// softmax_4
module softmax_4 (
    input wire clk,
    input wire reset,
    input wire start,
    input wire [15:0] in0, in1, in2, in3,     
    output reg [7:0] out0, out1, out2, out3, 
    output reg done
);
Size in the first run: roughly 12,000 cells after synthesis, ~130 flip-flops, roughly 99,000 sq um of cells after synthesis.
make LEC_CHECK=0 CAP_MARGIN=25 CELL_PAD_IN_SITES_GLOBAL_PLACEMENT=1 CORE_ASPECT_RATIO=1.8 CORE_MARGIN=2 CORE_UTILIZATION=63 GPL_TIMING_DRIVEN=1 MAX_ROUTING_LAYER=met4 MIN_ROUTING_LAYER=met1 PLACE_DENSITY=0.36 SLEW_MARGIN=30 finish   # period 53.5 ns
run.sh (not shown) runs the stock make flow with config.mk's settings and CLKGATE_MAP_FILE=.
The baseline finished but fails on negative setup slack.
Change:
- CAP_MARGIN: 25 -> 20
- CELL_PAD_IN_SITES_GLOBAL_PLACEMENT: 1 -> not set
- CORE_ASPECT_RATIO: 1.8 -> not set
- CORE_UTILIZATION: 63 -> 70
- GPL_TIMING_DRIVEN: 1 -> not set
- MAX_ROUTING_LAYER: met4 -> not set
- MIN_ROUTING_LAYER: met1 -> not set
- PLACE_DENSITY: 0.36 -> not set
- SLEW_MARGIN: 30 -> 20
- clock period: 53.5 -> 46.3 ns (I/O delays scaled with it)
After rerunning: With this change the flow failed in clock tree synthesis, error DPL-0033; synthesized cell count does not change; synthesized area does not change; die size falls by 10%.
Change:
- CORE_UTILIZATION: 70 -> 40
- clock period: 46.3 -> 60.0 ns (I/O delays scaled with it)
Now the flow went through all stages and came out clean.
Synthesized cell count does not change.
Die area grows by 74%.
Area after synthesis is unchanged.
Change:
- CORE_ASPECT_RATIO: not set -> 0.5
- CORE_UTILIZATION: 40 -> 25
- CTS_CLUSTER_DIAMETER: not set -> 372
- CTS_CLUSTER_SIZE: not set -> 98
- TNS_END_PERCENT: not set -> 20
Outcome:
- The changed run finished with timing, DRC and antenna clean
- worst hold slack is worse by 0.013 ns
- power went up by 2.9%
- non-clock buffer count went up by 143
- routed wire length went up by 8.6%
- maximum frequency hardly moves
- die size went up by 60%
- clock-buffer cell count went down by 1
- synthesized cell count does not change
- clock power went up by about 9%
- first-iteration DRC count went down by 4.1%
- critical path depth went down by 7

---

alpha:
softmax_4 again, from the RTL that the note above started with.
clock: 73.5 ns
lec_check: 0
cap_margin: 25
cell_pad_in_sites_global_placement: 1
core_aspect_ratio: 1.8
core_margin: 6
core_utilization: 57
cts_cluster_diameter: 397
cts_cluster_size: 100
gpl_timing_driven: 1
max_routing_layer: met4
min_routing_layer: met1
place_density_lb_addon: 0.29
slew_margin: 5
tns_end_percent: 10
alpha went all the way through synthesis, placement and routing and the layout is clean on timing, DRC and antenna.
Input-level comparison between beta and alpha:
- a change of CORE_MARGIN from 6 to 8
- a change of PLACE_DENSITY_LB_ADDON from 0.29 to 0.24
- a change of CORE_UTILIZATION from 57 to 48
--- outcome ---
- Number of global-route vias before repair of alpha is on par with beta.
- beta vs. alpha: number of stages on the worst setup path went down by 2.5%.
- Overall chip area, beta vs alpha: up by more than 10%
The inputs of gamma differ from those of beta as listed below.
- CORE_UTILIZATION changed from 48 to 36
- GPL_TIMING_DRIVEN changed from 1 to 0
- CTS_CLUSTER_SIZE removed (was 100)
- ABC_AREA newly set to 0
- CORE_MARGIN changed from 8 to 3
- CTS_CLUSTER_DIAMETER removed (was 397)
- CORE_ASPECT_RATIO changed from 1.8 to 0.54
- CAP_MARGIN changed from 25 to 40
- MIN_ROUTING_LAYER changed from met1 to met2
- TNS_END_PERCENT changed from 10 to 5
- the clock period (ns, I/O delays scaled along) changed from 73.5 to 97.2
[summary]
Higher critical path depth goes to gamma over beta. [compare] base=beta new=gamma: part of the cycle the worst path needs shows a reduction of 5.2 points; combinational cell fraction of total power went up 0.3 points; worst hold slack went down 43 ps; detailed-route via count grew by 40600; tally of filler cells in the layout now larger. Internal power component in gamma is 500 uW below beta. In gamma, sum of met3 wire segment lengths after detailed routing is higher than in beta. For the required time of the critical path, gamma came in 23730 ps higher than beta did.
Here is what was changed in the inputs of delta compared with gamma.
- GPL_TIMING_DRIVEN removed (was 0)
- CAP_MARGIN changed from 40 to 20
- CORE_MARGIN changed from 3 to 2
- PLACE_DENSITY_LB_ADDON removed (was 0.24)
- TNS_END_PERCENT removed (was 5)
- CELL_PAD_IN_SITES_GLOBAL_PLACEMENT removed (was 1)
- ABC_AREA removed (was 0)
- CORE_UTILIZATION changed from 36 to 66
- MIN_ROUTING_LAYER removed (was met2)
- SLEW_MARGIN changed from 5 to 20
- MAX_ROUTING_LAYER removed (was met4)
- CORE_ASPECT_RATIO removed (was 0.54)
- the clock period (ns, I/O delays scaled along) changed from 97.2 to 19.9
Findings:
Going from gamma to delta, number of setup buffers added after CTS grows by 568. Post-synthesis simple-gate area fraction came out exactly the same in gamma and delta. Relative to gamma, the routability congestion estimate measured on delta has increased slightly. Lower quantity of gates resized following cts was reported by gamma, not delta. From delta to gamma, share of synthesized area occupied by flip-flops and latches did not move at all. delta terminated abnormally: global routing reported GRT-0116. Changes observed in delta relative to gamma: vertical die dimension barely changed; area of the chip dropped 130000 um^2; post-detailed-placement half-perimeter wirelength climbed 1.5%.
No activity file was given, so power comes from the tool's default toggle rates.
